==> flow/design.v <==
`timescale 1ns/1ns
module Controller(input clk, rst, start, compare, flag, output InitYin, InitW1, InitW2, InitB, InitFlag, InitAlpha, LdX1, LdX2, LdT, Select2, LdYin, LdFlag, LdAlphaT, LdW1, LdW2, LdB,ReadEn,Ready, output [1:0] Select1, Sel1, Sel2);
	reg initYin, initW1, initW2, initB, initFlag, initAlpha, ldX1, ldX2, ldT, select2, ldYin, ldFlag, ldAlphaT, ldW1, ldW2, ldB;
	reg [1:0] select1, sel1, sel2;
	reg [3:0] ns, ps;
	reg ldCnt, cntDown;
	reg readEn, ready;
	wire co;
	reg [7:0] Cout;
	always@(ps, start, co, compare, flag)begin
		ns = 4'b0;
		case(ps)
			4'b0000: begin
				ns = (start)? 4'b0001 : 4'b0000;
			  end
			4'b0001: begin
				ns = 4'b0010;
				end
			4'b0010: begin
				ns = 4'b0011;
				end
			4'b0011: begin
				ns = 4'b0100;
				end
			4'b0100: begin
				ns = 4'b0101;
				end
			4'b0101: begin
				ns = compare ? 4'b0110 : 4'b1010;
				end
			4'b0110: begin
				ns = 4'b0111;
				end
			4'b0111: begin
				ns = 4'b1000;
				end
			4'b1000: begin
				ns = 4'b1001;
				end
			4'b1001: begin
				ns = 4'b1010;
				end
			4'b1010: begin
				ns = (co == 0) ? 4'b0010 : 
				     (flag == 1) ? 4'b1011 : 
				     (flag == 0) ? 4'b0000 : 4'b1010;
				end
			4'b1011: begin
			  ns = 4'b0010;
			  end
			default: ns = 4'b0000;
		endcase
	end
	always@(ps)begin
		{initYin, initW1, initW2, initB, initFlag, ldCnt, initAlpha, ldX1, ldX2, ldT, cntDown, select2, ldYin, ldFlag, ldAlphaT, ldW1, ldW2, ldB} = 18'b0;
		readEn = 1'b0;
		ready = 1'b0;
		select1 = 2'b0;
		sel1 = 2'b0;
		sel2 = 2'b0;
		case(ps)
			4'b0000: begin
				ready = 1;
			  end
			4'b0001: begin
				initW1 = 1;
				initW2 = 1;
				initB = 1;
				initYin = 1;
				ldCnt = 1;
				initAlpha = 1;
				end
			4'b0010: begin
				ldX1 = 1;
				ldX2 = 1;
				ldT = 1;
				cntDown = 1;
				readEn = 1;
				end
			4'b0011: begin
				sel1 = 2'b00;
				sel2 = 2'b01;
				select1 = 2'b01;
				select2 = 1;
				ldYin = 1;
				end
			4'b0100: begin
				sel1 = 2'b01;
				sel2 = 2'b10;
				select1 = 2'b00;
				select2 = 1;
				ldYin = 1;
				end
			4'b0101: begin
				end
			4'b0110: begin
				sel1 = 2'b10;
				sel2 = 2'b0;
				ldAlphaT = 1;
				ldFlag = 1;
				end
			4'b0111: begin
				sel1 = 2'b11;
				sel2 = 2'b01;
				select2 = 1;
				select1 = 2'b10;
				ldW1 = 1;
				end
			4'b1000: begin
				sel1 = 2'b11;
				sel2 = 2'b10;
				select2 = 1;
				select1 = 2'b11;
				ldW2 = 1;
				end
			4'b1001: begin
				select2 = 0;
				select1 = 2'b01;
				ldB = 1;
				end
			4'b1010: begin
				end
			4'b1011: begin
			  ldCnt = 1;
			  initFlag = 1;
			  end
		endcase
	end
	always@(posedge clk,posedge rst)begin
		if(rst) ps <= 4'b0000;
		else ps <= ns;
	end
	always@(posedge clk, posedge rst)begin
	  if(rst)
	    Cout = 8'b11001000;
	  else begin
	    if(ldCnt) Cout <= 8'b11001000;
	    else if(cntDown) Cout <= Cout - 1;
	  end
  end
  assign co = ~|{Cout};
  assign InitYin = initYin;
  assign InitW1 = initW1;
  assign InitW2 = initW2;
  assign InitB = initB;
  assign InitFlag = initFlag;
  assign LdCnt = ldCnt;
  assign InitAlpha = initAlpha;
  assign LdX1 = ldX1;
  assign LdX2 = ldX2;
  assign LdT = ldT;
  assign CntDown = cntDown;
  assign Select1 = select1;
  assign Select2 = select2;
  assign LdYin = ldYin;
  assign LdFlag = ldFlag;
  assign LdAlphaT = ldAlphaT;
  assign LdW1 = ldW1;
  assign LdW2 = ldW2;
  assign LdB = ldB;
  assign Sel1 = sel1;
  assign Sel2 = sel2;
  assign ReadEn = readEn;
  assign Ready = ready;
endmodule
`timescale 1ns/1ns
module FlagReg(input clk,rst,loadData,initVal, output out);
  reg outData;
  assign out = outData;
  always@(posedge clk, posedge rst)begin
    if(rst) outData <= 1'b0;
    else
    begin
      if(initVal) outData <= 1'b0;
      else
    begin
    if (loadData) outData <= 1'b1;
    else outData <= outData;
    end
  end
  end
endmodule
`timescale 1ns/1ns
module Reg2bit(input clk,rst,loadData,initVal, input [1:0] inData, output[1:0] out);
  reg [1:0] outData;
  assign out = outData;
  always@(posedge clk, posedge rst)begin
    if(rst) outData <= 2'b0;
    else
    begin
      if(initVal) outData <= 2'b0;
      else
    begin
    if (loadData) outData <= inData;
    else outData <= outData;
    end
  end
  end
endmodule
`timescale 1ns/1ns
module Reg3bit(input clk,rst,loadData,initVal, input [2:0] inData, output[2:0] out);
  reg [2:0] outData;
  assign out = outData;
  always@(posedge clk, posedge rst)begin
    if(rst) outData <= 3'b0;
    else
    begin
      if(initVal) outData <= 3'b0;
      else
    begin
    if (loadData) outData <= inData;
    else outData <= outData;
    end
  end
  end
endmodule
`timescale 1ns/1ns
module Reg7bit(input clk,rst,loadData,initVal, input [6:0] inData, output[6:0] out);
  reg [6:0] outData;
  assign out = outData;
  always@(posedge clk, posedge rst)begin
    if(rst) outData <= 7'b0;
    else
    begin
      if(initVal) outData <= 7'b0;
      else
    begin
    if (loadData) outData <= inData;
    else outData <= outData;
    end
  end
  end
endmodule
`timescale 1ns/1ns
module Reg14bit(input clk,rst,loadData,initVal, input [13:0] inData, output[13:0] out);
  reg [13:0] outData;
  assign out = outData;
  always@(posedge clk, posedge rst)begin
    if(rst) outData <= 14'b0;
    else
    begin
      if(initVal) outData <= 14'b0;
      else
    begin
    if (loadData) outData <= inData;
    else outData <= outData;
    end
  end
  end
endmodule
`timescale 1ns/1ns
module Mux2to1(input select, input [13:0]in1,in2, output [13:0]MuxOut);
  assign MuxOut = ~select ? in1 : in2;
endmodule
`timescale 1ns/1ns
module Mux4to1(input [1:0]select, input [13:0]in1,in2,in3,in4, output [13:0]MuxOut);
  assign MuxOut = select==2'b00 ? in1 :
          select==2'b01 ? in2 :
          select==2'b10 ? in3 :
          select==2'b11 ? in4 : 14'bz;
endmodule
`timescale 1ns/1ns
module adder( input [13:0] op1, op2, output [13:0] result );
  assign result = op1 + op2;
endmodule
`timescale 1ns/1ns
module multiplier( input [13:0] op1, op2, output [13:0] result );
  wire [27:0] w;
  wire signed [13:0] operand1,operand2;
  assign operand1 = op1;
  assign operand2 = op2;
  assign w = operand1 * operand2;
  assign result = w[21:8];
endmodule
`timescale 1ns/1ns
module DataPath(input clk,rst, input [6:0] x1Data,x2Data, input [1:0] tData, input InitYin, InitW1, InitW2, InitB, InitFlag, InitAlpha, LdX1, LdX2, LdT, Select2, LdYin, LdFlag, LdAlphaT, LdW1, LdW2, LdB, input [1:0]  Select1, Sel1, Sel2, output compare, flag, output[1:0] signYin, output[13:0] w1,w2,b,Yin);
  wire [6:0] x1,x2;
  wire [1:0] t;
  wire [2:0] alpha,alphaT;
  wire [13:0] AddOut,MultOut,MultOp1,MultOp2,AddOp1,AddOp2;
  wire [13:0] castedT,castedAlphaT,castedAlpha,castedX1,castedX2;
  assign castedT = t[1] ? {4'b1111, t, 8'b0}: {4'b0, t, 8'b0};
  assign castedAlphaT = alphaT[2] ? {5'b11111, alphaT, 6'b0}: {5'b0, alphaT, 6'b0};
  assign castedAlpha = alpha[2] ? {5'b11111, alpha, 6'b0}: {5'b0, alpha, 6'b0};
  assign castedX1 = x1[6] ? {3'b111, x1, 4'b0}: {3'b0, x1, 4'b0};
  assign castedX2 = x2[6] ? {3'b111, x2, 4'b0}: {3'b0, x2, 4'b0};
  FlagReg FLAG(clk,rst,LdFlag,InitFlag, flag);
  Reg2bit T(clk,rst,LdT,1'b0,tData,t);
  Reg3bit ALPHA(clk,rst,InitAlpha,1'b0,3'b011, alpha);
  Reg3bit ALPHAT(clk,rst,LdAlphaT,1'b0,MultOut[8:6], alphaT);
  Reg7bit X1(clk,rst,LdX1,1'b0,x1Data, x1);
  Reg7bit X2(clk,rst,LdX2,1'b0,x2Data, x2);
  Reg14bit W1(clk,rst,LdW1,InitW1,AddOut, w1);
  Reg14bit W2(clk,rst,LdW2,InitW2,AddOut, w2);
  Reg14bit B (clk,rst,LdB,InitB,AddOut, b);
  Reg14bit YIN (clk,rst,LdYin,InitYin,AddOut, Yin);
  Mux4to1 MULTOP1(Sel1,w1,w2,castedT,castedAlphaT, MultOp1);
  Mux4to1 MULTOP2(Sel2,castedAlpha,castedX1,castedX2,14'b0, MultOp2);
  Mux4to1 ADDOP1(Select1,Yin,b,w1,w2, AddOp1);
  Mux2to1 ADDOP2(Select2,castedAlphaT,MultOut, AddOp2);
  multiplier MULTIPLIER(MultOp1,MultOp2, MultOut);
  adder ADDER(AddOp1,AddOp2, AddOut);
  assign compare = (Yin == 14'b0) ? 1 : (Yin[13] ^ t[1]);
  assign signYin = Yin[13] ? 2'b11 : 2'b01;  
endmodule
`timescale 1ns/1ns
module LearningMachine(input clk,rst, start, input [6:0] x1Data,x2Data, input [1:0] tData, output[1:0] signYin, output[13:0] w1,w2,b,Yin,output ReadEn, Ready);
  wire [1:0]Select1, Sel1, Sel2;
  wire  flag, InitYin, InitW1, InitW2, InitB, InitFlag, InitAlpha, LdX1, LdX2, LdT, Select2, LdYin, LdFlag, LdAlphaT, LdW1, LdW2, LdB;
  Controller controller(clk, rst, start, compare, flag, InitYin, InitW1, InitW2, InitB, InitFlag, InitAlpha, LdX1, LdX2, LdT, Select2, LdYin, LdFlag, LdAlphaT, LdW1, LdW2, LdB, ReadEn, Ready, Select1, Sel1, Sel2);
  DataPath datapath(clk,rst, x1Data,x2Data, tData, InitYin, InitW1, InitW2, InitB, InitFlag, InitAlpha, LdX1, LdX2, LdT, Select2, LdYin, LdFlag, LdAlphaT, LdW1, LdW2, LdB, Select1, Sel1, Sel2, compare, flag, signYin, w1,w2,b,Yin);
endmodule
==> flow/run.sh <==
#!/bin/bash
# the make line also repeats each setting of config.mk as NAME=value (left out here)
make -C /OpenROAD-flow-scripts/flow DESIGN_CONFIG=/design/flow/config.mk WORK_HOME=/design/flow/orfs CLKGATE_MAP_FILE= finish
==> flow/config.mk <==
export PLATFORM = sky130hd
export DESIGN_NAME = LearningMachine
export DESIGN_NICKNAME = LearningMachine
export VERILOG_FILES = /design/flow/design.v
export SDC_FILE = /design/flow/constraint.sdc
export NUM_CORES = 4
export LEC_CHECK = 0
export ABC_AREA = 1
export CAP_MARGIN = 10
export CORE_MARGIN = 2
export CORE_UTILIZATION = 69
export CTS_CLUSTER_DIAMETER = 26
export CTS_CLUSTER_SIZE = 90
export GPL_TIMING_DRIVEN = 1
export MAX_ROUTING_LAYER = met4
export MIN_ROUTING_LAYER = met1
export PLACE_DENSITY = 0.8
export SLEW_MARGIN = 20
==> flow/constraint.sdc <==
create_clock -name core_clock -period 7.81 [get_ports {clk}]
set_input_delay 1.5620 -clock core_clock [delete_from_list [all_inputs] [get_ports {clk}]]
set_output_delay 1.5620 -clock core_clock [all_outputs]
set_load 0.01 [all_outputs]
==> impl_metrics.csv, run 1 <==
group,metric,value,unit
detailed_routing,wl_met3,3500,µm
global_route,grt_overflow,0,
yosys,async_flop_share,100,%
placement,place.gp.congestion,0.983,
critical_path,worst_setup_path_start_kind,"register",
detailed_routing,drc,0,
yosys,simple_gate_area_share,22.5,%
yosys,ys_sh_aoi,11.9,%
yosys,synthTopLogicFamily,"adder cells",
critical_path,path_class,"register to register",
min_path,hold_class,"register to register",
yosys,ys_ff,89,
critical_path,r2r_start,"controller.ps[0]",
detailed_routing,via_per_inst,6.28,
yosys,synth_dominant_cell_count,"nand2_1",
detailed_routing,route.met2.wl,15000,µm
yosys,topCellsByArea,"dfrtp_1 (23%), fa_1 (18%), nand2_1 (12%)",
yosys,postSynthSeqShare,24.3,%
clocking,cts_root_buffer,"clkbuf_16",
critical_path,startpoint,"controller.ps[0]",
floorplan,fp_util,70.0,%
critical_path,cp_max_fo,8,
floorplan,die_h,119,µm
sta,max_freq,124,MHz
critical_path,slowest_delay,0.74,ns
detailed_routing,drt-initial-drc-count,1313,
yosys,synth_area,0.00916,mm²
yosys,flop_cell,"dfrtp_1",
yosys,ys_cells,1191,
sta,setup_slack,-0.286,ns
detailed_routing,dr_total_vias,9564,
detailed_routing,antennaDiodeCount,0,
floorplan,core,0.0131,mm²
sta,fin_crit_sh,104,%
min_path,worstHoldStart,"controller.Cout[2]",
global_route,grt_usage,40.7,%
critical_path,endpoint,"datapath.YIN.outData[13]",
critical_path,crit_path_top_delay_cell,"fa_1",
clocking,cts_buffers,9,
critical_path,worstPathArrival,8.33,ns
run_status,violatedChecks,"setup timing",
yosys,syn_avg_cell_area,7.69,µm²
sta,holdWs,0.504,ns
placement,io_buffers,77,
floorplan,ioPinCount,79,
critical_path,required,8.05,ns
sta,drv_slew,0,
sta,hold_viol,0,
sta,maxSlewHeadroom,42.7,%
yosys,ys_warn_count,10,
yosys,netlist.top_cell.by_area,"dfrtp_1",
sta,tightest_slew,0.859,ns
placement,dpl.hpwl,22000,µm
floorplan,row_count,42,
yosys,common_cells,"nand2_1 (288), inv_1 (210), o21ai_0 (109)",
global_route,grt_pass1_wl,43900,µm
yosys,ys_area,0.00916,mm²
sta,fin_tns_setup,-1.92,ns
cells_and_area,stdcell_count,1523,
cells_and_area,area_growth,25.6,%
min_path,hold_depth,1,
clocking,cts_buffer_depth,2,
yosys,synthDistinctLibCells,45,
sta,fin_skew,0.00898,ns
global_route,grt_pass1_vias,8813,
yosys,syn-num-nets,1370,
flow_run,warnings,31,
clocking,clock_sinks,89,
clocking,insertion_delay,0.35,ns
detailed_routing,postRouteAntennaNets,0,
detailed_routing,highest_layer,"met4",
sta,setup_violations,12,
critical_path,critPathCaptureType,"register",
flow_run,drv_cap,0,
yosys,yosys.area_share.xor_xnor,1.63,%
detailed_routing,routed_wl,32400,µm
floorplan,die_area,0.0142,mm²
placement,placed_cells,1471,
yosys,edf_count,0,
floorplan,die_w,119,µm
critical_path,worst-path-buf-inv,8,
run_status,status,"finished with violations",
cells_and_area,nNetsFinal,1521,
yosys,synth.top_cell.area_share,23.5,%
yosys,fa_ha_area_share,28.7,%
min_path,min_to,"controller.Cout[2]",
global_route,antenna_found_initial,0,
sta,rsz0062_at_grt,"true",
sta,fin_crit,8.10,ns
critical_path,reg2reg_to,"datapath.YIN.outData[13]",
global_route,grt_start_max_net_pins,68,
detailed_routing,dr.pass1.iters,7,
clocking,cts_tree,"done",
clocking,cts_max_level,3,
critical_path,crit_cells,43,
placement,place_ws,-0.345,ns
critical_path,cp_top_family,"adder cells",
yosys,synthCells,1191,
clocking,path_clk_slew,0.07,ns
detailed_routing,wl_per_cell,21.3,µm
critical_path,reg2reg_slack,-0.29,ns
critical_path,r2r.worst_path.cells,43,
yosys,ys_sh_mux,0,%
detailed_routing,drt-met1-wl,11400,µm
-- what timing repair did --
action                     4_1_cts  5_1_grt
setup buffers                   10       27
pin swaps                       13       65
cloned                           0        1
hold buffers                     0        0
resized                         19       94
setup endpoints to repair       11       20
-- cell type report --
cell class | count | area (µm²)
tap | 176 | 220
fill | 658 | 1580
multi-input combinational | 845 | 6400
clock buffer | 12 | 256
timing repair buffer | 166 | 1460
inverter | 231 | 883
clock inverter | 4 | 52.6
sequential | 89 | 2230
-- stage by stage --
| stage | util, % | area (µm²) |
|---|---|---|
| floorplan | - | 9160 |
| global placement | 79.8 | 10400 |
| detailed placement | 79.8 | 10400 |
| CTS | 83.1 | 10900 |
| global route | 87.9 | 11500 |
| finish | 87.9 | 11500 |
-- layer usage --
| layer | vias up | global-route usage, % |
|---|---|---|
| li1 | 4054 | - |
| met1 | 4522 | 52.3 |
| met2 | 728 | 64.9 |
| met3 | 260 | 5.70 |
| met4 | 0 | 18.1 |
| met5 | - | - |
==> run 2: changes to the inputs <==
- CAP_MARGIN: 10 -> 20
- CORE_UTILIZATION: 69 -> 65
- CTS_CLUSTER_DIAMETER: 26 -> 357
- CTS_CLUSTER_SIZE: 90 -> not set
- GPL_TIMING_DRIVEN: 1 -> not set
- MAX_ROUTING_LAYER: met4 -> not set
- MIN_ROUTING_LAYER: met1 -> not set
- PLACE_DENSITY: 0.8 -> 0.35
- TNS_END_PERCENT: not set -> 15
- clock period: 7.81 -> 5.92 ns (I/O delays scaled with it)
==> impl_metrics.csv, run 2 <==
group,metric,value,unit
global_route,grt_overflow,15,
yosys,synth_area,0.00916,mm²
yosys,flop_cell,"dfrtp_1",
yosys,synthDistinctLibCells,45,
yosys,topCellsByArea,"dfrtp_1 (23%), fa_1 (18%), nand2_1 (12%)",
clocking,clock_sinks,89,
floorplan,die_w,123,µm
yosys,yosys.area_share.xor_xnor,1.63,%
yosys,synthCells,1191,
yosys,fa_ha_area_share,28.7,%
placement,place.gp.congestion,0.969,
yosys,common_cells,"nand2_1 (288), inv_1 (210), o21ai_0 (109)",
placement,dpl.hpwl,23000,µm
yosys,simple_gate_area_share,22.5,%
yosys,synth.top_cell.area_share,23.5,%
yosys,syn-num-nets,1370,
placement,io_buffers,77,
floorplan,row_count,43,
clocking,cts_root_buffer,"clkbuf_16",
yosys,netlist.top_cell.by_area,"dfrtp_1",
clocking,ctsHoldBuffers,0,
floorplan,ioPinCount,79,
yosys,ys_warn_count,10,
run_status,error,"[ERROR GRT-0232] Routing congestion too high. Check the congestion heatmap in the GUI.",
yosys,ys_area,0.00916,mm²
yosys,ys_sh_aoi,11.9,%
run_status,status,"stopped before the end",
clocking,cts_buffers,9,
clocking,cts_buffer_depth,2,
run_status,haltStage,"5_1_grt",
floorplan,die_h,123,µm
yosys,async_flop_share,100,%
yosys,postSynthSeqShare,24.3,%
yosys,ys_cells,1191,
placement,dpl_cell_area,0.0119,mm²
yosys,edf_count,0,
yosys,synth_dominant_cell_count,"nand2_1",
yosys,syn_avg_cell_area,7.69,µm²
global_route,grt_usage,80.6,%
floorplan,fp_util,66.3,%
yosys,ys_ff,89,
floorplan,die_area,0.0151,mm²
clocking,cts_max_level,3,
yosys,ys_sh_mux,0,%
yosys,synthTopLogicFamily,"adder cells",
floorplan,core,0.0138,mm²
## run 2: per-layer routing
layer | GRT overflow | track usage (%)
met1 | 0 | 79.2
met2 | 8 | 92.2
met3 | 0 | 71.5
met4 | 7 | 80.0
met5 | 0 | 49.7
## run 2: repair_timing
action | in CTS
buffers inserted | 23
gates resized | 125
hold endpoints to repair | 0
pin swaps | 69
setup endpoints to repair | 50
## run 2: through the flow
stage          std cells  worst slack, ns  utilization [%]
2_1_floorplan       1191            -1.05                -
3_3_place_gp        1619            -1.34             85.8
4_1_cts             1656            -1.32             92.8
3_5_place_dp        1619            -1.55             85.8
==> run 3: changes to the inputs <==
- ABC_AREA: 1 -> not set
- CORE_UTILIZATION: 65 -> 69
- CTS_CLUSTER_DIAMETER: 357 -> not set
- PLACE_DENSITY: 0.35 -> not set
- SETUP_SLACK_MARGIN: not set -> -0.32
- TNS_END_PERCENT: 15 -> not set
- clock period: 5.92 -> 6.96 ns (I/O delays scaled with it)
==> impl_metrics.csv, run 3 <==
group,metric,value,unit
clocking,clock_sinks,89,
floorplan,core,0.0126,mm²
yosys,ys_warn_count,10,
run_status,error,"[ERROR GRT-0116] Global routing finished with congestion. Check the congestion regions in the DRC Viewer.",
clocking,cts_root_buffer,"clkbuf_16",
yosys,postSynthSeqShare,24.9,%
floorplan,ioPinCount,79,
yosys,ys_cells,976,
yosys,syn-num-nets,1155,
yosys,ys_area,0.00895,mm²
yosys,edf_count,0,
yosys,simple_gate_area_share,16.3,%
yosys,common_cells,"nand2_1 (195), inv_1 (96), dfrtp_1 (86)",
clocking,cts_buffer_depth,2,
yosys,topCellsByArea,"dfrtp_1 (24%), fa_1 (19%), ha_1 (11%)",
floorplan,die_h,118,µm
yosys,netlist.top_cell.by_area,"dfrtp_1",
yosys,synthDistinctLibCells,70,
yosys,synthCells,976,
placement,dpl.hpwl,22200,µm
yosys,async_flop_share,100,%
run_status,status,"stopped before the end",
placement,io_buffers,77,
run_status,haltStage,"5_1_grt",
placement,placed_cells,1358,
clocking,cts_buffers,9,
yosys,yosys.area_share.xor_xnor,5.02,%
global_route,grt_usage,68.6,%
clocking,cts_max_level,3,
yosys,synth_area,0.00895,mm²
yosys,synth.top_cell.area_share,24.0,%
floorplan,die_w,118,µm
global_route,grt_overflow,1,
clocking,ctsHoldBuffers,0,
yosys,synthTopLogicFamily,"adder cells",
yosys,ys_sh_mux,4.60,%
yosys,ys_sh_aoi,13.6,%
floorplan,row_count,41,
floorplan,die_area,0.0139,mm²
yosys,flop_cell,"dfrtp_1",
yosys,synth_dominant_cell_count,"nand2_1",
placement,place.gp.congestion,0.962,
yosys,ys_ff,89,
yosys,fa_ha_area_share,29.5,%
yosys,syn_avg_cell_area,9.17,µm²
floorplan,fp_util,70.9,%
==> run 3: metrics by stage <==
stage | worst slack [ns] | area (µm²)
after floorplan | -0.394 | 9260
after global placement | -0.586 | 11300
after detailed placement | -0.773 | 11300
after CTS | -0.840 | 12100
==> run 3: metal layers <==
metal	GRT overflow	global-route usage, %
met3	0	45.2
met5	0	19.9
met4	0	63.3
met1	0	71.4
met2	1	90.4
==> run 3: what timing repair did <==
item / CTS
setup endpoints to repair: 24
setup buffers: 14
pin swaps: 48
gates resized: 87
gates cloned: 1
==> run 4: changes to the inputs <==
- CAP_MARGIN: 20 -> 25
- CORE_UTILIZATION: 69 -> 30
- CTS_CLUSTER_SIZE: not set -> 92
- GPL_ROUTABILITY_DRIVEN: not set -> 0
- GPL_TIMING_DRIVEN: not set -> 0
- MAX_ROUTING_LAYER: not set -> met4
- PLACE_DENSITY_LB_ADDON: not set -> 0.28
- SETUP_SLACK_MARGIN: -0.32 -> not set
- clock period: 6.96 -> 13.3 ns (I/O delays scaled with it)
==> impl_metrics.csv, run 4 <==
group,metric,value,unit
clocking,insertion_delay,0.36,ns
yosys,synth_dominant_cell_count,"nand2_1",
sta,setup_violations,0,
clocking,postCtsSetupRepairBufs,0,
critical_path,startpoint,"controller.ps[1]",
detailed_routing,wl_per_cell,17.6,µm
floorplan,ioPinCount,79,
min_path,min_to,"datapath.X1.outData[2]",
yosys,ys_warn_count,10,
floorplan,die_area,0.0312,mm²
sta,max_freq,105,MHz
sta,tightest_slew,1.00,ns
critical_path,worst-path-buf-inv,6,
clocking,ctsResizeCount,0,
critical_path,cp_common_cell,"ha_1",
yosys,flop_cell,"dfrtp_1",
min_path,worstHoldStart,"datapath.X1.outData[2]",
yosys,syn_avg_cell_area,9.17,µm²
clocking,cts_buffer_depth,2,
critical_path,worst_setup_path_start_kind,"register",
critical_path,r2r_start,"controller.ps[1]",
cells_and_area,stdcell_count,1460,
cells_and_area,fill_cells,3114,
yosys,async_flop_share,100,%
critical_path,required,13.60,ns
critical_path,reg2reg_to,"datapath.YIN.outData[13]",
yosys,synthCells,976,
global_route,grt_overflow,0,
clocking,cts_tree,"done",
yosys,ys_cells,976,
yosys,topCellsByArea,"dfrtp_1 (24%), fa_1 (19%), ha_1 (11%)",
yosys,synth_area,0.00895,mm²
detailed_routing,drc,0,
detailed_routing,postRouteAntennaNets,0,
clocking,cts_buffers,9,
yosys,ys_area,0.00895,mm²
sta,fin_crit,9.49,ns
critical_path,critPathCaptureType,"register",
critical_path,path_class,"register to register",
yosys,postSynthSeqShare,24.9,%
global_route,grt_pass1_wl,41100,µm
yosys,synth.top_cell.area_share,24.0,%
yosys,ys_sh_mux,4.60,%
sta,drv_slew,0,
yosys,edf_count,0,
critical_path,worstPathArrival,9.78,ns
critical_path,cp_top_family,"adder cells",
detailed_routing,dr.pass1.iters,4,
sta,fin_skew,0.0144,ns
run_status,status,"no timing/DRC/antenna violations",
yosys,fa_ha_area_share,29.5,%
global_route,grt_pass1_vias,7301,
yosys,ys_ff,89,
yosys,yosys.area_share.xor_xnor,5.02,%
placement,place_ws,3.89,ns
clocking,cts_max_level,3,
floorplan,row_count,63,
detailed_routing,routed_wl,25700,µm
sta,setup_slack,3.81,ns
cells_and_area,area_growth,17.9,%
critical_path,crit_path_top_delay_cell,"o21ai_0",
clocking,path_clk_slew,0.08,ns
critical_path,reg2reg_slack,3.81,ns
critical_path,endpoint,"datapath.YIN.outData[13]",
detailed_routing,via_per_inst,4.97,
placement,placed_cells,1444,
clocking,ctsHoldBuffers,0,
min_path,hold_class,"register to register",
sta,hold_viol,0,
global_route,grt_start_max_net_pins,55,
sta,rsz0062_at_grt,"false",
floorplan,fp_util,30.4,%
critical_path,crit_cells,37,
clocking,clock_sinks,89,
global_route,grt_usage,17.6,%
flow_run,drv_cap,0,
yosys,synthTopLogicFamily,"adder cells",
yosys,ys_sh_aoi,13.6,%
min_path,hold_depth,2,
floorplan,die_h,177,µm
critical_path,cp_max_fo,10,
placement,dpl_cell_area,0.0102,mm²
global_route,antenna_found_initial,0,
sta,maxSlewHeadroom,33.2,%
detailed_routing,antennaDiodeCount,0,
yosys,simple_gate_area_share,16.3,%
floorplan,die_w,177,µm
flow_run,warnings,29,
yosys,netlist.top_cell.by_area,"dfrtp_1",
yosys,synthDistinctLibCells,70,
detailed_routing,dr_total_vias,7257,
yosys,common_cells,"nand2_1 (195), inv_1 (96), dfrtp_1 (86)",
yosys,syn-num-nets,1155,
sta,fin_crit_sh,71.3,%
detailed_routing,drt-initial-drc-count,453,
floorplan,core,0.0295,mm²
placement,dpl.hpwl,21200,µm
placement,io_buffers,77,
clocking,cts_root_buffer,"clkbuf_16",
cells_and_area,nNetsFinal,1244,
sta,fin_tns_setup,0,ns
critical_path,slowest_delay,0.76,ns
cells_and_area,fin_area,0.0106,mm²
critical_path,r2r.worst_path.cells,37,
==> run 4: final cells by class <==
type	instances	area (µm²)	area share (%)
Multi-Input combinational cell	753	6180	58.5
Sequential cell	89	2230	21.1
Timing Repair Buffer	78	798	7.56
Tap cell	390	488	4.62
Inverter	96	365	3.46
Clock buffer	9	225	2.13
Buffer	38	179	1.69
Clock inverter	7	90.1	0.853
==> run 4: layer usage <==
layer	routed length (µm)	track usage, %
met3	1230	2.84
met1	12000	23.9
met5	0	-
met2	12200	28.2
met4	241	2.86
==> run 4: through the flow <==
step | util, % | hold WS [ns]
after floorplan | - | 0.445
after global placement | 34.6 | 0.464
after detailed placement | 34.7 | 0.471
after CTS | 35.8 | 0.488
after global routing | 35.8 | 0.510
final | 35.8 | 0.483
==> run 5: changes to the inputs <==
- CAP_MARGIN: 25 -> 20
- CELL_PAD_IN_SITES_GLOBAL_PLACEMENT: not set -> 3
- CORE_MARGIN: 2 -> 9
- CORE_UTILIZATION: 30 -> 40
- CTS_CLUSTER_DIAMETER: not set -> 371
- CTS_CLUSTER_SIZE: 92 -> 99
- GPL_ROUTABILITY_DRIVEN: 0 -> not set
- GPL_TIMING_DRIVEN: 0 -> not set
- MAX_ROUTING_LAYER: met4 -> not set
- PLACE_DENSITY_LB_ADDON: 0.28 -> 0.01
- SETUP_SLACK_MARGIN: not set -> -1.14
- TNS_END_PERCENT: not set -> 10
- clock period: 13.3 -> 12.0 ns (I/O delays scaled with it)
==> impl_metrics.csv, run 5 <==
group,metric,value,unit
placement,io_buffers,77,
critical_path,crit_path_top_delay_cell,"dfrtp_1",
sta,rsz0062_at_grt,"false",
min_path,hold_class,"register to register",
global_route,antenna_found_initial,0,
critical_path,slowest_delay,0.90,ns
detailed_routing,drc,0,
detailed_routing,wl_per_cell,20.1,µm
cells_and_area,regArea,0.00223,mm²
global_route,grt_start_max_net_pins,65,
yosys,syn_avg_cell_area,9.17,µm²
critical_path,worst-path-buf-inv,3,
yosys,topCellsByArea,"dfrtp_1 (24%), fa_1 (19%), ha_1 (11%)",
floorplan,die_area,0.0281,mm²
sta,maxSlewHeadroom,36.8,%
min_path,min_to,"datapath.X1.outData[6]",
sta,tightest_slew,0.945,ns
yosys,ys_sh_aoi,13.6,%
critical_path,crit_cells,33,
clocking,cts_root_buffer,"clkbuf_16",
clocking,cts_buffers,9,
clocking,ctsHoldBuffers,0,
sta,setup_violations,0,
detailed_routing,antennaDiodeCount,0,
clocking,cts_buffer_depth,2,
yosys,synth.top_cell.area_share,24.0,%
clocking,insertion_delay,0.35,ns
run_status,status,"no timing/DRC/antenna violations",
placement,dpl.hpwl,21200,µm
critical_path,critPathCaptureType,"register",
yosys,synth_dominant_cell_count,"nand2_1",
sta,fin_tns_setup,0,ns
yosys,fa_ha_area_share,29.5,%
floorplan,row_count,54,
critical_path,worst_setup_path_start_kind,"register",
flow_run,drv_cap,0,
floorplan,core,0.0219,mm²
global_route,grt_busiest_layer,"met2",
sta,hold_viol,0,
critical_path,endpoint,"datapath.YIN.outData[13]",
detailed_routing,postRouteAntennaNets,0,
critical_path,path_class,"register to register",
yosys,async_flop_share,100,%
yosys,ys_ff,89,
yosys,common_cells,"nand2_1 (195), inv_1 (96), dfrtp_1 (86)",
yosys,netlist.top_cell.by_area,"dfrtp_1",
sta,fin_crit,9.23,ns
min_path,hold_depth,2,
critical_path,startpoint,"controller.ps[3]",
cells_and_area,final_util,47.2,%
yosys,ys_area,0.00895,mm²
global_route,grtUsageMet3,2.86,%
detailed_routing,dr.pass1.iters,5,
sta,fin_skew,0.0123,ns
critical_path,reg2reg_slack,2.77,ns
critical_path,r2r_start,"controller.ps[3]",
cells_and_area,fill_cells,2176,
clocking,cts_max_level,3,
global_route,use_met1,28.0,%
yosys,synthDistinctLibCells,70,
yosys,synth_area,0.00895,mm²
yosys,simple_gate_area_share,16.3,%
yosys,ys_warn_count,10,
yosys,edf_count,0,
critical_path,reg2reg_to,"datapath.YIN.outData[13]",
clocking,clock_sinks,89,
global_route,grt_pass1_vias,7345,
placement,place.gp.congestion,0.857,
sta,fin_crit_sh,76.9,%
critical_path,cp_max_fo,22,
clocking,path_clk_slew,0.07,ns
cells_and_area,comb_area,0.00619,mm²
global_route,grt_overflow,0,
cells_and_area,nNetsFinal,1216,
floorplan,die_h,168,µm
detailed_routing,routed_wl,26500,µm
yosys,synthTopLogicFamily,"adder cells",
global_route,grtUsageMet2,30.2,%
cells_and_area,area_growth,15.3,%
detailed_routing,drt-initial-drc-count,371,
yosys,syn-num-nets,1155,
global_route,grt_usage,19.3,%
yosys,flop_cell,"dfrtp_1",
critical_path,required,12.28,ns
global_route,grt_pass1_wl,43000,µm
floorplan,fp_util,40.9,%
yosys,synthCells,976,
flow_run,warnings,29,
clocking,ctsResizeCount,0,
yosys,ys_sh_mux,4.60,%
floorplan,ioPinCount,79,
yosys,postSynthSeqShare,24.9,%
min_path,worstHoldStart,"datapath.X1.outData[6]",
critical_path,r2r.worst_path.cells,33,
sta,drv_slew,0,
critical_path,cp_top_family,"adder cells",
detailed_routing,via_per_inst,5.28,
detailed_routing,dr_total_vias,6985,
sta,max_freq,108,MHz
clocking,postCtsSetupRepairBufs,0,
floorplan,die_w,168,µm
clocking,cts_tree,"done",
critical_path,worstPathArrival,9.51,ns
yosys,ys_cells,976,
yosys,yosys.area_share.xor_xnor,5.02,%
run 5: per-stage QoR:
step / instances / hold slack [ns] / cell area [µm²] / setup WS, ns
2_1_floorplan: 976 / 0.445 / 8950 / 3.94
3_3_place_gp: 1306 / 0.460 / 9980 / 2.81
3_5_place_dp: 1306 / 0.468 / 9980 / 2.79
4_1_cts: 1322 / 0.485 / 10300 / 2.73
5_1_grt: 1322 / 0.504 / 10300 / 2.08
6_report: 1322 / 0.479 / 10300 / 2.77
run 5: per-layer routing:
layer  vias to the layer above  part of all wire, %
li1                       3373                    -
met1                      3476                   50
met2                       126                   46
met3                        10                  3.8
met4                         0                 0.62
met5                         -                    0
run 5: area by class of cell:
| type | count | share of cell area, % |
|---|---|---|
| clock buffer | 10 | 2.32 |
| clock inverter | 6 | 0.945 |
| inverter | 96 | 3.50 |
| multi-input combinational | 753 | 60.0 |
| sequential | 89 | 21.6 |
| tap | 280 | 3.39 |
| timing repair buffer | 88 | 8.27 |
==> run 6: changes to the inputs <==
- CELL_PAD_IN_SITES_GLOBAL_PLACEMENT: 3 -> 1
- CORE_ASPECT_RATIO: not set -> 0.67
- CORE_UTILIZATION: 40 -> 21
- CTS_CLUSTER_DIAMETER: 371 -> not set
- CTS_CLUSTER_SIZE: 99 -> 16
- GPL_ROUTABILITY_DRIVEN: not set -> 1
- HOLD_SLACK_MARGIN: not set -> -0.07
- MAX_ROUTING_LAYER: not set -> met4
- MIN_ROUTING_LAYER: not set -> met1
- PLACE_DENSITY_LB_ADDON: 0.01 -> not set
- SETUP_SLACK_MARGIN: -1.14 -> not set
- SLEW_MARGIN: 20 -> 10
- TNS_END_PERCENT: 10 -> 80
==> impl_metrics.csv, run 6 <==
group,metric,value,unit
sta,fin_skew,0.0120,ns
critical_path,crit_path_top_delay_cell,"nor3_2",
critical_path,slowest_delay,0.86,ns
clocking,insertion_delay,0.36,ns
critical_path,endpoint,"datapath.YIN.outData[13]",
yosys,syn_avg_cell_area,9.17,µm²
critical_path,worst_setup_path_start_kind,"register",
yosys,ys_cells,976,
yosys,netlist.top_cell.by_area,"dfrtp_1",
sta,fin_crit_sh,77.1,%
global_route,grt_usage,11.7,%
min_path,min_to,"datapath.X1.outData[3]",
yosys,synth.top_cell.area_share,24.0,%
sta,hold_viol,0,
yosys,synthDistinctLibCells,70,
yosys,postSynthSeqShare,24.9,%
critical_path,worst-path-buf-inv,4,
placement,place_ws,2.87,ns
floorplan,die_w,270,µm
yosys,ys_sh_mux,4.60,%
yosys,common_cells,"nand2_1 (195), inv_1 (96), dfrtp_1 (86)",
critical_path,critPathCaptureType,"register",
sta,tightest_slew,1.04,ns
floorplan,die_area,0.0505,mm²
min_path,worstHoldStart,"datapath.X1.outData[3]",
critical_path,reg2reg_slack,2.75,ns
floorplan,fp_util,21.4,%
detailed_routing,wl_per_cell,17.7,µm
detailed_routing,postRouteAntennaNets,0,
critical_path,crit_cells,32,
global_route,grt_overflow,0,
flow_run,warnings,29,
global_route,antenna_found_initial,0,
yosys,ys_sh_aoi,13.6,%
detailed_routing,via_per_inst,4.51,
yosys,synthTopLogicFamily,"adder cells",
yosys,ys_ff,89,
critical_path,cp_max_fo,22,
critical_path,cp_top_family,"adder cells",
clocking,cts_root_buffer,"clkbuf_16",
critical_path,path_class,"register to register",
yosys,synthCells,976,
sta,drv_slew,0,
cells_and_area,nNetsFinal,1221,
clocking,postCtsSetupRepairBufs,0,
critical_path,startpoint,"controller.ps[2]",
sta,maxSlewHeadroom,30.5,%
clocking,path_clk_slew,0.07,ns
placement,dpl.hpwl,23700,µm
critical_path,worstPathArrival,9.55,ns
yosys,fa_ha_area_share,29.5,%
critical_path,reg2reg_to,"datapath.YIN.outData[13]",
critical_path,r2r.worst_path.cells,32,
detailed_routing,dr.pass1.iters,5,
yosys,flop_cell,"dfrtp_1",
sta,rsz0062_at_grt,"false",
sta,fin_tns_setup,0,ns
clocking,ctsHoldBuffers,0,
critical_path,required,12.30,ns
floorplan,ioPinCount,79,
detailed_routing,drt-initial-drc-count,554,
critical_path,cp_common_cell,"fa_1",
sta,setup_slack,2.75,ns
global_route,grt_start_max_net_pins,58,
placement,place.gp.congestion,0.855,
clocking,cts_tree,"done",
floorplan,row_count,61,
global_route,grt_pass1_wl,45400,µm
sta,max_freq,108,MHz
clocking,cts_buffers,9,
yosys,yosys.area_share.xor_xnor,5.02,%
yosys,edf_count,0,
cells_and_area,area_growth,19.3,%
yosys,synth_dominant_cell_count,"nand2_1",
sta,setup_violations,0,
yosys,simple_gate_area_share,16.3,%
yosys,ys_warn_count,10,
yosys,async_flop_share,100,%
flow_run,drv_cap,0,
min_path,hold_depth,2,
global_route,grt_pass1_vias,7226,
detailed_routing,drc,0,
detailed_routing,dr_total_vias,7272,
detailed_routing,routed_wl,28600,µm
yosys,syn-num-nets,1155,
clocking,cts_max_level,3,
floorplan,die_h,187,µm
yosys,topCellsByArea,"dfrtp_1 (24%), fa_1 (19%), ha_1 (11%)",
placement,io_buffers,77,
clocking,clock_sinks,89,
yosys,synth_area,0.00895,mm²
clocking,cts_buffer_depth,2,
clocking,ctsResizeCount,0,
sta,fin_crit,9.25,ns
detailed_routing,antennaDiodeCount,0,
critical_path,r2r_start,"controller.ps[2]",
floorplan,core,0.0417,mm²
yosys,ys_area,0.00895,mm²
run_status,status,"no timing/DRC/antenna violations",
min_path,hold_class,"register to register",
==> run 6: final cells by class <==
cell class                      instances  area [µm²]
Sequential cell                        89        2230
Tap cell                              567         709
Clock buffer                           10         239
Multi-Input combinational cell        753        6190
Inverter                               96         362
Fill cell                            4535       31100
Clock inverter                          6        65.1
Timing Repair Buffer                   93         891
==> run 6: stage by stage <==
stage	hold slack [ns]	instance area [µm²]	utilization [%]	instances
6_report	0.477	10700	25.6	1614
5_1_grt	0.511	10700	25.6	1614
4_1_cts	0.482	10700	25.6	1613
3_5_place_dp	0.463	10400	24.8	1597
3_3_place_gp	0.468	10400	24.8	1596
2_1_floorplan	0.445	8950	-	976
==> run 6: per-layer routing <==
metal	vias to the layer above	wire length [µm]	share of wire (%)	global-route usage (%)
met2	172	10800	38	14.9
met4	0	174	0.61	1.20
met3	20	1760	6.2	3.07
met1	3686	15800	55	18.3
met5	-	0	0	-
li1	3394	-	-	-
==> run 7: changes to the inputs <==
- CELL_PAD_IN_SITES_GLOBAL_PLACEMENT: 1 -> not set
- CORE_ASPECT_RATIO: 0.67 -> not set
- CORE_MARGIN: 9 -> 2
- CORE_UTILIZATION: 21 -> 63
- CTS_CLUSTER_SIZE: 16 -> not set
- GPL_ROUTABILITY_DRIVEN: 1 -> not set
- HOLD_SLACK_MARGIN: -0.07 -> not set
- MAX_ROUTING_LAYER: met4 -> not set
- MIN_ROUTING_LAYER: met1 -> not set
- SLEW_MARGIN: 10 -> 20
- TNS_END_PERCENT: 80 -> not set
- clock period: 12.0 -> 9.47 ns (I/O delays scaled with it)
==> impl_metrics.csv, run 7 <==
group,metric,value,unit
yosys,flop_cell,"dfrtp_1",
critical_path,crit_cells,32,
clocking,clock_sinks,89,
global_route,grt_pass1_wl,37400,µm
clocking,cts_max_level,3,
sta,fin_crit,8.88,ns
global_route,antenna_found_initial,0,
run_status,status,"no timing/DRC/antenna violations",
critical_path,slowest_delay,0.60,ns
clocking,ctsResizeCount,0,
critical_path,cp_max_fo,9,
yosys,ys_cells,976,
yosys,topCellsByArea,"dfrtp_1 (24%), fa_1 (19%), ha_1 (11%)",
critical_path,worst_setup_path_start_kind,"register",
placement,place.gp.congestion,0.897,
clocking,cts_root_buffer,"clkbuf_16",
yosys,synth_area,0.00895,mm²
floorplan,fp_util,64.5,%
global_route,grt_overflow,0,
min_path,worstHoldStart,"datapath.X1.outData[3]",
min_path,hold_depth,2,
clocking,cts_buffers,9,
critical_path,crit_path_top_delay_cell,"a21oi_1",
yosys,async_flop_share,100,%
sta,setup_slack,0.594,ns
flow_run,drv_cap,0,
placement,place_ws,0.702,ns
detailed_routing,drt-initial-drc-count,601,
cells_and_area,final_util,73.6,%
clocking,path_clk_slew,0.07,ns
critical_path,worst-path-buf-inv,4,
critical_path,reg2reg_slack,0.59,ns
floorplan,die_area,0.0152,mm²
clocking,cts_buffer_depth,2,
critical_path,worstPathArrival,9.17,ns
cells_and_area,fin_area,0.0102,mm²
global_route,grt_usage,32.7,%
placement,dpl_cell_area,0.00988,mm²
floorplan,die_w,123,µm
yosys,synth.top_cell.area_share,24.0,%
yosys,yosys.area_share.xor_xnor,5.02,%
placement,dpl.hpwl,18300,µm
global_route,grt_pass1_vias,7045,
detailed_routing,via_per_inst,5.97,
sta,rsz0062_at_grt,"false",
clocking,insertion_delay,0.35,ns
clocking,ctsHoldBuffers,0,
min_path,hold_class,"register to register",
detailed_routing,dr_total_vias,7321,
yosys,synthTopLogicFamily,"adder cells",
yosys,simple_gate_area_share,16.3,%
sta,fin_crit_sh,93.7,%
detailed_routing,postRouteAntennaNets,0,
yosys,ys_ff,89,
yosys,postSynthSeqShare,24.9,%
critical_path,endpoint,"datapath.YIN.outData[13]",
sta,setup_violations,0,
critical_path,required,9.76,ns
yosys,syn-num-nets,1155,
critical_path,cp_common_cell,"fa_1",
critical_path,reg2reg_to,"datapath.YIN.outData[13]",
sta,holdWs,0.478,ns
floorplan,die_h,123,µm
clocking,cts_tree,"done",
sta,tightest_slew,0.875,ns
detailed_routing,antennaDiodeCount,0,
yosys,ys_area,0.00895,mm²
cells_and_area,nNetsFinal,1220,
sta,max_freq,113,MHz
critical_path,path_class,"register to register",
critical_path,r2r.worst_path.cells,32,
yosys,syn_avg_cell_area,9.17,µm²
yosys,ys_warn_count,10,
critical_path,r2r_start,"controller.ps[1]",
yosys,common_cells,"nand2_1 (195), inv_1 (96), dfrtp_1 (86)",
floorplan,core,0.0139,mm²
detailed_routing,dr.pass1.iters,5,
floorplan,ioPinCount,79,
yosys,netlist.top_cell.by_area,"dfrtp_1",
sta,hold_viol,0,
critical_path,critPathCaptureType,"register",
sta,fin_tns_setup,0,ns
yosys,edf_count,0,
sta,drv_slew,0,
yosys,fa_ha_area_share,29.5,%
sta,fin_skew,0.00800,ns
critical_path,startpoint,"controller.ps[1]",
yosys,ys_sh_mux,4.60,%
detailed_routing,drc,0,
sta,maxSlewHeadroom,41.5,%
global_route,grt_start_max_net_pins,59,
yosys,synthDistinctLibCells,70,
cells_and_area,area_growth,14.1,%
yosys,synth_dominant_cell_count,"nand2_1",
detailed_routing,routed_wl,23200,µm
critical_path,cp_top_family,"adder cells",
flow_run,warnings,31,
detailed_routing,wl_per_cell,18.9,µm
floorplan,row_count,43,
yosys,synthCells,976,
yosys,ys_sh_aoi,13.6,%
clocking,postCtsSetupRepairBufs,0,
min_path,min_to,"datapath.X1.outData[3]",
placement,io_buffers,77,
==> run 7: routing by layer <==
layer | share of wire, % | track usage (%)
met5 | 0 | 0
met4 | 2.0 | 8.74
met3 | 7.5 | 5.03
met2 | 46 | 51.6
met1 | 44 | 47.3
==> run 7: area by class of cell <==
class | count | area, µm²
multi-input combinational | 753 | 6180
clock inverter | 6 | 97.6
sequential | 89 | 2230
timing repair buffer | 92 | 883
fill | 1104 | 3670
tap | 180 | 225
inverter | 96 | 362
clock buffer | 10 | 229
==> run 7: stage by stage <==
stage,std cells
floorplan,976
global placement,1210
detailed placement,1210
CTS,1226
global route,1226
finish,1226
==> run 8: changes to the inputs <==
- CAP_MARGIN: 20 -> 15
- CELL_PAD_IN_SITES_GLOBAL_PLACEMENT: not set -> 1
- CORE_ASPECT_RATIO: not set -> 1.4
- CORE_MARGIN: 2 -> 6
- CORE_UTILIZATION: 63 -> 55
- CTS_CLUSTER_DIAMETER: not set -> 351
- GPL_ROUTABILITY_DRIVEN: not set -> 1
- GPL_TIMING_DRIVEN: not set -> 0
- MAX_ROUTING_LAYER: not set -> met4
- MIN_ROUTING_LAYER: not set -> met2
- PLACE_DENSITY_LB_ADDON: not set -> 0.25
- SETUP_SLACK_MARGIN: not set -> 2.22
- TNS_END_PERCENT: not set -> 55
- clock period: 9.47 -> 9.61 ns (I/O delays scaled with it)
==> impl_metrics.csv, run 8 <==
group,metric,value,unit
sta,setup_slack,1.52,ns
clocking,cts_buffers,9,
clocking,path_clk_slew,0.07,ns
critical_path,reg2reg_to,"datapath.YIN.outData[13]",
placement,io_buffers,77,
critical_path,startpoint,"controller.ps[1]",
sta,fin_tns_setup,0,ns
cells_and_area,area_growth,29.1,%
global_route,grt_pass1_vias,11900,
cells_and_area,nNetsFinal,1307,
critical_path,worst-path-buf-inv,8,
detailed_routing,routed_wl,28400,µm
sta,holdWs,0.483,ns
sta,max_freq,124,MHz
global_route,grt_overflow,0,
critical_path,cp_max_fo,8,
yosys,ys_warn_count,10,
global_route,grt_usage,44.9,%
critical_path,r2r_start,"controller.ps[1]",
yosys,ys_ff,89,
global_route,grtUsageMet2,54.6,%
critical_path,cp_top_family,"adder cells",
critical_path,critPathCaptureType,"register",
detailed_routing,wl_per_cell,21.4,µm
critical_path,worstPathArrival,8.33,ns
critical_path,required,9.85,ns
yosys,syn-num-nets,1155,
global_route,grtUsageMet3,53.4,%
yosys,synthDistinctLibCells,70,
placement,place.gp.congestion,0.977,
yosys,topCellsByArea,"dfrtp_1 (24%), fa_1 (19%), ha_1 (11%)",
yosys,common_cells,"nand2_1 (195), inv_1 (96), dfrtp_1 (86)",
global_route,grt_start_max_net_pins,58,
sta,maxSlewHeadroom,43.0,%
sta,rsz0062_at_grt,"true",
min_path,min_to,"datapath.X1.outData[3]",
yosys,syn_avg_cell_area,9.17,µm²
critical_path,endpoint,"datapath.YIN.outData[13]",
yosys,yosys.area_share.xor_xnor,5.02,%
detailed_routing,dr_total_vias,10700,
sta,fin_skew,0.00828,ns
yosys,simple_gate_area_share,16.3,%
critical_path,slowest_delay,0.55,ns
global_route,use_met1,0,%
sta,hold_viol,0,
min_path,worstHoldStart,"datapath.X1.outData[3]",
placement,place_ws,1.03,ns
sta,drv_slew,0,
floorplan,row_count,54,
clocking,clock_sinks,89,
global_route,antenna_found_initial,0,
cells_and_area,comb_area,0.00676,mm²
critical_path,crit_path_top_delay_cell,"fa_2",
detailed_routing,antennaDiodeCount,0,
cells_and_area,regArea,0.00223,mm²
detailed_routing,via_per_inst,8.03,
detailed_routing,postRouteAntennaNets,0,
sta,tightest_slew,0.855,ns
clocking,insertion_delay,0.35,ns
yosys,ys_sh_mux,4.60,%
floorplan,fp_util,56.9,%
placement,dpl.hpwl,20400,µm
run_status,status,"no timing/DRC/antenna violations",
critical_path,reg2reg_slack,1.52,ns
sta,setup_violations,0,
sta,fin_crit_sh,84.2,%
detailed_routing,drt-initial-drc-count,2599,
sta,fin_crit,8.09,ns
clocking,cts_tree,"done",
cells_and_area,fill_cells,1172,
critical_path,crit_cells,35,
critical_path,worst_setup_path_start_kind,"register",
floorplan,ioPinCount,79,
min_path,hold_depth,2,
yosys,synthCells,976,
yosys,netlist.top_cell.by_area,"dfrtp_1",
yosys,ys_area,0.00895,mm²
yosys,flop_cell,"dfrtp_1",
floorplan,die_area,0.0195,mm²
flow_run,drv_cap,0,
yosys,postSynthSeqShare,24.9,%
yosys,ys_sh_aoi,13.6,%
clocking,cts_root_buffer,"clkbuf_16",
floorplan,die_w,120,µm
yosys,async_flop_share,100,%
detailed_routing,dr.pass1.iters,15,
flow_run,warnings,31,
detailed_routing,drc,0,
yosys,edf_count,0,
clocking,ctsHoldBuffers,0,
global_route,grt_pass1_wl,44400,µm
yosys,synthTopLogicFamily,"adder cells",
global_route,grt_busiest_layer,"met2",
critical_path,r2r.worst_path.cells,35,
critical_path,path_class,"register to register",
yosys,fa_ha_area_share,29.5,%
yosys,synth_dominant_cell_count,"nand2_1",
yosys,synth.top_cell.area_share,24.0,%
yosys,synth_area,0.00895,mm²
yosys,ys_cells,976,
floorplan,core,0.0157,mm²
clocking,cts_buffer_depth,2,
clocking,cts_max_level,3,
floorplan,die_h,163,µm
min_path,hold_class,"register to register",
-- run 8: layer usage --
layer / vias up / share of wire, %
li1: 3537 / -
met1: 3840 / 0
met2: 2822 / 51
met3: 468 / 36
met4: 0 / 13
met5: - / 0
-- run 8: what timing repair did --
| action | 4_1_cts | 5_1_grt |
|---|---|---|
| pin swaps | 85 | 26 |
| endpoints found under the setup margin | 28 | 28 |
| gates cloned | 1 | 0 |
| resized | 82 | 25 |
| setup buffers | 52 | 10 |
-- run 8: cell type report --
| type | count | share of cell area (%) |
|---|---|---|
| repair buffers | 141 | 11.4 |
| flip-flops and latches | 89 | 19.3 |
| well taps | 196 | 2.12 |
| plain buffers | 38 | 2.48 |
| inverters | 96 | 3.19 |
| clock buffers | 10 | 1.98 |
| clock inverters | 6 | 0.996 |
| multi-input cells | 753 | 58.5 |
-- run 8: per-stage QoR --
step	util, %	cells	area, µm²
6_report	73.4	1329	11600
3_3_place_gp	64.9	1249	10200
4_1_cts	72.3	1319	11400
5_1_grt	73.4	1329	11600
3_5_place_dp	65.1	1250	10300
2_1_floorplan	-	976	9210
==> run 9: changes to the inputs <==
- CAP_MARGIN: 15 -> 0
- CELL_PAD_IN_SITES_GLOBAL_PLACEMENT: 1 -> not set
- CORE_ASPECT_RATIO: 1.4 -> not set
- CORE_MARGIN: 6 -> 5
- CORE_UTILIZATION: 55 -> 40
- CTS_CLUSTER_DIAMETER: 351 -> not set
- GPL_ROUTABILITY_DRIVEN: 1 -> not set
- GPL_TIMING_DRIVEN: 0 -> not set
- MIN_ROUTING_LAYER: met2 -> not set
- PLACE_DENSITY_LB_ADDON: 0.25 -> not set
- SETUP_SLACK_MARGIN: 2.22 -> not set
- SLEW_MARGIN: 20 -> 30
- TNS_END_PERCENT: 55 -> not set
- clock period: 9.61 -> 13.0 ns (I/O delays scaled with it)
==> impl_metrics.csv, run 9 <==
group,metric,value,unit
critical_path,worst-path-buf-inv,3,
critical_path,endpoint,"datapath.YIN.outData[13]",
critical_path,startpoint,"controller.ps[3]",
yosys,common_cells,"nand2_1 (195), inv_1 (96), dfrtp_1 (86)",
clocking,cts_buffer_depth,2,
sta,fin_crit_sh,70.3,%
sta,max_freq,109,MHz
clocking,cts_buffers,9,
yosys,ys_sh_mux,4.60,%
cells_and_area,final_util,46.9,%
cells_and_area,fill_cells,2134,
global_route,grt_pass1_vias,7173,
floorplan,die_area,0.0255,mm²
global_route,grt_usage,19.9,%
critical_path,worst_setup_path_start_kind,"register",
yosys,synthTopLogicFamily,"adder cells",
detailed_routing,drc,0,
detailed_routing,wl_per_cell,18.2,µm
sta,drv_slew,0,
critical_path,critPathCaptureType,"register",
flow_run,warnings,29,
cells_and_area,comb_area,0.00619,mm²
floorplan,fp_util,40.8,%
sta,hold_viol,0,
min_path,min_to,"datapath.X1.outData[2]",
detailed_routing,dr_total_vias,7106,
placement,place.gp.congestion,0.905,
placement,io_buffers,77,
global_route,grt_start_max_net_pins,64,
detailed_routing,antennaDiodeCount,0,
yosys,async_flop_share,100,%
yosys,topCellsByArea,"dfrtp_1 (24%), fa_1 (19%), ha_1 (11%)",
critical_path,cp_top_family,"adder cells",
yosys,fa_ha_area_share,29.5,%
yosys,synth.top_cell.area_share,24.0,%
critical_path,reg2reg_to,"datapath.YIN.outData[13]",
sta,fin_crit,9.13,ns
clocking,cts_max_level,3,
critical_path,cp_common_cell,"fa_1",
detailed_routing,postRouteAntennaNets,0,
clocking,ctsHoldBuffers,0,
detailed_routing,drt-initial-drc-count,449,
floorplan,ioPinCount,79,
clocking,cts_root_buffer,"clkbuf_16",
cells_and_area,nNetsFinal,1218,
yosys,ys_ff,89,
sta,fin_skew,0.00935,ns
yosys,synth_area,0.00895,mm²
run_status,status,"no timing/DRC/antenna violations",
global_route,grt_pass1_wl,39600,µm
critical_path,r2r_start,"controller.ps[3]",
placement,dpl.hpwl,19200,µm
critical_path,crit_path_top_delay_cell,"dfrtp_1",
clocking,path_clk_slew,0.08,ns
clocking,cts_tree,"done",
yosys,flop_cell,"dfrtp_1",
min_path,hold_depth,2,
floorplan,die_w,160,µm
clocking,ctsResizeCount,0,
sta,tightest_slew,0.935,ns
yosys,netlist.top_cell.by_area,"dfrtp_1",
global_route,grt_overflow,0,
min_path,worstHoldStart,"datapath.X1.outData[2]",
detailed_routing,via_per_inst,5.37,
critical_path,cp_max_fo,22,
yosys,ys_area,0.00895,mm²
detailed_routing,dr.pass1.iters,4,
yosys,syn_avg_cell_area,9.17,µm²
global_route,antenna_found_initial,0,
sta,setup_violations,0,
critical_path,worstPathArrival,9.43,ns
yosys,ys_warn_count,10,
clocking,insertion_delay,0.36,ns
sta,rsz0062_at_grt,"false",
critical_path,required,13.29,ns
yosys,syn-num-nets,1155,
critical_path,slowest_delay,0.81,ns
critical_path,r2r.worst_path.cells,30,
cells_and_area,regArea,0.00223,mm²
critical_path,path_class,"register to register",
yosys,yosys.area_share.xor_xnor,5.02,%
yosys,synth_dominant_cell_count,"nand2_1",
floorplan,core,0.0220,mm²
yosys,postSynthSeqShare,24.9,%
yosys,synthCells,976,
clocking,clock_sinks,89,
yosys,simple_gate_area_share,16.3,%
yosys,ys_cells,976,
floorplan,row_count,54,
clocking,postCtsSetupRepairBufs,0,
critical_path,reg2reg_slack,3.87,ns
flow_run,drv_cap,0,
sta,fin_tns_setup,0,ns
sta,maxSlewHeadroom,37.6,%
floorplan,die_h,160,µm
yosys,ys_sh_aoi,13.6,%
yosys,synthDistinctLibCells,70,
cells_and_area,area_growth,15.2,%
yosys,edf_count,0,
critical_path,crit_cells,30,
detailed_routing,routed_wl,24100,µm
min_path,hold_class,"register to register",
-- run 9: per-layer routing --
metal | vias up | GRT usage (%) | wire (µm)
met4 | 0 | 3.63 | 275
met5 | - | - | 0
li1 | 3382 | - | -
met2 | 173 | 31.3 | 11600
met1 | 3527 | 27.9 | 11200
met3 | 24 | 2.67 | 1110
-- run 9: area by class of cell --
| cell class | count | area share (%) |
|---|---|---|
| multi-input combinational | 753 | 60.1 |
| sequential | 89 | 21.6 |
| timing repair buffer | 90 | 8.42 |
| inverter | 96 | 3.51 |
| tap | 280 | 3.40 |
| clock buffer | 9 | 2.18 |
| clock inverter | 7 | 0.789 |
-- run 9: through the flow --
stage | hold slack, ns | instance area [µm²] | instances | setup slack, ns
after detailed placement | 0.468 | 9990 | 1308 | 3.98
final | 0.486 | 10300 | 1324 | 3.87
after CTS | 0.487 | 10300 | 1324 | 3.92
after global routing | 0.512 | 10300 | 1324 | 3.31
after global placement | 0.462 | 9990 | 1308 | 4.11
after floorplan | 0.445 | 8950 | 976 | 4.94
==> run 10: changes to the inputs <==
- CAP_MARGIN: 0 -> 20
- CORE_MARGIN: 5 -> 2
- CORE_UTILIZATION: 40 -> 61
- MAX_ROUTING_LAYER: met4 -> not set
- SETUP_SLACK_MARGIN: not set -> 2.23
- SLEW_MARGIN: 30 -> 20
- clock period: 13.0 -> 8.42 ns (I/O delays scaled with it)
==> impl_metrics.csv, run 10 <==
group,metric,value,unit
placement,place.gp.congestion,0.941,
global_route,grt_pass1_vias,7875,
clocking,cts_buffer_depth,2,
critical_path,worst-path-buf-inv,4,
detailed_routing,drt-initial-drc-count,893,
yosys,synthDistinctLibCells,70,
yosys,netlist.top_cell.by_area,"dfrtp_1",
critical_path,required,8.67,ns
yosys,common_cells,"nand2_1 (195), inv_1 (96), dfrtp_1 (86)",
clocking,cts_max_level,3,
sta,rsz0062_at_grt,"true",
yosys,edf_count,0,
yosys,ys_sh_mux,4.60,%
yosys,synth_dominant_cell_count,"nand2_1",
sta,fin_crit,7.70,ns
yosys,syn_avg_cell_area,9.17,µm²
cells_and_area,fill_cells,849,
yosys,synthCells,976,
sta,fin_skew,0.00799,ns
floorplan,core,0.0144,mm²
sta,fin_crit_sh,91.4,%
critical_path,cp_top_family,"adder cells",
critical_path,reg2reg_slack,0.72,ns
clocking,clock_sinks,89,
min_path,hold_class,"register to register",
critical_path,worstPathArrival,7.95,ns
detailed_routing,route.met2.wl,13000,µm
yosys,synthTopLogicFamily,"adder cells",
global_route,antenna_found_initial,0,
min_path,worstHoldStart,"datapath.X1.outData[1]",
critical_path,r2r_start,"controller.ps[1]",
run_status,status,"no timing/DRC/antenna violations",
critical_path,crit_cells,35,
critical_path,cp_max_fo,6,
clocking,ctsHoldBuffers,0,
detailed_routing,drt-met1-wl,11300,µm
detailed_routing,wl_met3,2150,µm
floorplan,die_h,125,µm
clocking,cts_tree,"done",
critical_path,startpoint,"controller.ps[1]",
cells_and_area,final_util,83.4,%
detailed_routing,antennaDiodeCount,0,
flow_run,warnings,34,
placement,placed_cells,1221,
min_path,hold_depth,2,
cells_and_area,stdcell_count,1325,
yosys,synth.top_cell.area_share,24.0,%
detailed_routing,wl_per_cell,20.7,µm
clocking,path_clk_slew,0.07,ns
critical_path,cp_common_cell,"ha_4",
detailed_routing,postRouteAntennaNets,0,
global_route,grt_overflow,0,
yosys,ys_cells,976,
placement,io_buffers,77,
placement,dpl.hpwl,19300,µm
yosys,synth_area,0.00895,mm²
detailed_routing,via_per_inst,6.10,
placement,place_ws,0.381,ns
critical_path,r2r.worst_path.cells,35,
yosys,topCellsByArea,"dfrtp_1 (24%), fa_1 (19%), ha_1 (11%)",
yosys,postSynthSeqShare,24.9,%
sta,drv_slew,0,
detailed_routing,routed_wl,27400,µm
sta,setup_slack,0.722,ns
yosys,ys_sh_aoi,13.6,%
global_route,grt_pass1_wl,41300,µm
yosys,ys_area,0.00895,mm²
floorplan,die_area,0.0157,mm²
yosys,yosys.area_share.xor_xnor,5.02,%
yosys,syn-num-nets,1155,
critical_path,worst_setup_path_start_kind,"register",
critical_path,endpoint,"datapath.YIN.outData[13]",
detailed_routing,highest_layer,"met4",
flow_run,drv_cap,0,
yosys,simple_gate_area_share,16.3,%
cells_and_area,nNetsFinal,1315,
detailed_routing,dr_total_vias,8088,
clocking,cts_buffers,9,
yosys,ys_warn_count,10,
detailed_routing,drc,0,
sta,max_freq,130,MHz
floorplan,ioPinCount,79,
floorplan,row_count,44,
critical_path,reg2reg_to,"datapath.YIN.outData[13]",
min_path,min_to,"datapath.X1.outData[1]",
floorplan,fp_util,62.1,%
clocking,cts_root_buffer,"clkbuf_16",
global_route,grt_usage,33.6,%
sta,hold_viol,0,
detailed_routing,dr.pass1.iters,6,
yosys,async_flop_share,100,%
yosys,fa_ha_area_share,29.5,%
cells_and_area,area_growth,34.5,%
global_route,grt_start_max_net_pins,67,
critical_path,crit_path_top_delay_cell,"fa_2",
sta,tightest_slew,1.11,ns
yosys,flop_cell,"dfrtp_1",
sta,maxSlewHeadroom,25.6,%
sta,setup_violations,0,
clocking,insertion_delay,0.36,ns
yosys,ys_ff,89,
floorplan,die_w,125,µm
critical_path,path_class,"register to register",
critical_path,critPathCaptureType,"register",
sta,fin_tns_setup,0,ns
critical_path,slowest_delay,0.57,ns
[run 10: repair_timing]
action	CTS	global route
setup buffers	55	33
resized	92	106
pin swaps	77	64
setup endpoints to repair	50	45
[run 10: metal layers]
layer,vias to the layer above,global-route usage [%]
met5,-,0
met4,0,11.6
met3,81,5.18
met2,422,54.3
met1,4011,46.9
li1,3574,-
[run 10: through the flow]
| step | cell area, µm² | hold WS, ns |
|---|---|---|
| 3_3_place_gp | 10200 | 0.468 |
| 6_report | 12000 | 0.484 |
| 2_1_floorplan | 9310 | 0.445 |
| 5_1_grt | 12000 | 0.511 |
| 4_1_cts | 11300 | 0.484 |
| 3_5_place_dp | 10200 | 0.467 |
[run 10: final cells by class]
cell class / count / area [µm²] / share of cell area (%)
Timing Repair Buffer: 187 / 1730 / 14.3
Tap cell: 184 / 230 / 1.91
Multi-Input combinational cell: 753 / 7190 / 59.7
Clock inverter: 7 / 61.3 / 0.509
Inverter: 96 / 368 / 3.06
Sequential cell: 89 / 2230 / 18.6
Clock buffer: 9 / 225 / 1.87
